==> trial 53: inputs <==
// Top_FFT
module Top_FFT #(
    parameter   INTEGER_SIZE = 4,
                FRACT_SIZE = 14,
                NFFT = 64
) (
    input       wire                                             clk, rst,
    input       wire                                             start_FFT,
    input       wire    signed  [INTEGER_SIZE+FRACT_SIZE-1:0]    serial_in_r, serial_in_i,
    output      wire    signed  [INTEGER_SIZE+FRACT_SIZE-1:0]    serial_out_r, serial_out_i,
    output      wire                                             end_FFT, data_valid_FFT
);
localparam DATA_WIDTH = INTEGER_SIZE+FRACT_SIZE ;
wire    [$clog2(NFFT)-1:0]        start_stages;
wire    [DATA_WIDTH-1:0]        stage2_in_r, stage2_in_i;
wire    [DATA_WIDTH-1:0]        stage3_in_r, stage3_in_i;
wire    [DATA_WIDTH-1:0]        stage4_in_r, stage4_in_i;
wire    [DATA_WIDTH-1:0]        stage5_in_r, stage5_in_i;
wire    [DATA_WIDTH-1:0]        stage6_in_r, stage6_in_i;
wire    [DATA_WIDTH-1:0]        stage7_in_r, stage7_in_i;
  ...
Settings: LEC_CHECK=0, ABC_AREA=0, CAP_MARGIN=40, CELL_PAD_IN_SITES_DETAIL_PLACEMENT=0, CORE_ASPECT_RATIO=1.8, CORE_MARGIN=2, CORE_UTILIZATION=28, CTS_CLUSTER_DIAMETER=163, GPL_TIMING_DRIVEN=0, SETUP_SLACK_MARGIN=1.36, SLEW_MARGIN=20, TNS_END_PERCENT=70; clock period 8.87 ns.
run.sh (not shown) runs the stock make flow with config.mk's settings and CLKGATE_MAP_FILE=.
==> trial 41 (differences from trial 53) <==
- ABC_AREA: 0 -> not set
- CAP_MARGIN: 40 -> 20
- CELL_PAD_IN_SITES_DETAIL_PLACEMENT: 0 -> not set
- CORE_ASPECT_RATIO: 1.8 -> not set
- CORE_UTILIZATION: 28 -> 70
- CTS_CLUSTER_DIAMETER: 163 -> not set
- CTS_CLUSTER_SIZE: not set -> 37
- GPL_TIMING_DRIVEN: 0 -> not set
- PLACE_DENSITY: not set -> 0.6
- SETUP_SLACK_MARGIN: 1.36 -> not set
- TNS_END_PERCENT: 70 -> not set
==> flow/constraint.sdc (replaced) <==
create_clock -name core_clock -period 8.76 [get_ports {clk}]
set_input_delay 1.7520 -clock core_clock [delete_from_list [all_inputs] [get_ports {clk}]]
set_output_delay 1.7520 -clock core_clock [all_outputs]
set_load 0.01 [all_outputs]
==> trial 33 (differences from trial 53) <==
- ABC_AREA: 0 -> not set
- CAP_MARGIN: 40 -> 20
- CELL_PAD_IN_SITES_DETAIL_PLACEMENT: 0 -> not set
- CORE_ASPECT_RATIO: 1.8 -> not set
- CORE_UTILIZATION: 28 -> 65
- CTS_CLUSTER_DIAMETER: 163 -> not set
- GPL_TIMING_DRIVEN: 0 -> not set
- PLACE_DENSITY: not set -> 0.6
- SETUP_SLACK_MARGIN: 1.36 -> not set
- TNS_END_PERCENT: 70 -> 5
==> flow/constraint.sdc (replaced) <==
create_clock -name core_clock -period 5.64 [get_ports {clk}]
set_input_delay 1.1280 -clock core_clock [delete_from_list [all_inputs] [get_ports {clk}]]
set_output_delay 1.1280 -clock core_clock [all_outputs]
set_load 0.01 [all_outputs]
==> trial 62 (differences from trial 53) <==
- ABC_AREA: 0 -> not set
- CAP_MARGIN: 40 -> 20
- CELL_PAD_IN_SITES_DETAIL_PLACEMENT: 0 -> not set
- CORE_ASPECT_RATIO: 1.8 -> not set
- CORE_UTILIZATION: 28 -> 16
- CTS_CLUSTER_DIAMETER: 163 -> not set
- GPL_TIMING_DRIVEN: 0 -> not set
- PLACE_DENSITY: not set -> 0.6
- SETUP_SLACK_MARGIN: 1.36 -> not set
- TNS_END_PERCENT: 70 -> not set
==> flow/constraint.sdc (replaced) <==
create_clock -name core_clock -period 12.5 [get_ports {clk}]
set_input_delay 2.5000 -clock core_clock [delete_from_list [all_inputs] [get_ports {clk}]]
set_output_delay 2.5000 -clock core_clock [all_outputs]
set_load 0.01 [all_outputs]
==> results <==
In trial 41 the core utilization is higher than in trial 53, by 44 points. Of trial 33 and trial 53, trial 33 has the higher worst hold slack (gap 0.017 ns). Non-clock buffer count: trial 33 > trial 53 > trial 41 > trial 62. Between trial 41 and trial 62, the lower global-route usage is in trial 62 (gap 29 points). Flip-flop count is the same in trial 53 and trial 41. Trial 33 finished with setup timing left. Trial 53 finished with setup timing left. Trial 62 finished with timing, DRC and antenna clean. Trial 41 finished but failed the layout checks on antenna rules. The highest via count belongs to trial 33, the lowest to trial 62. Final area: trial 41 < trial 62 < trial 33 < trial 53.
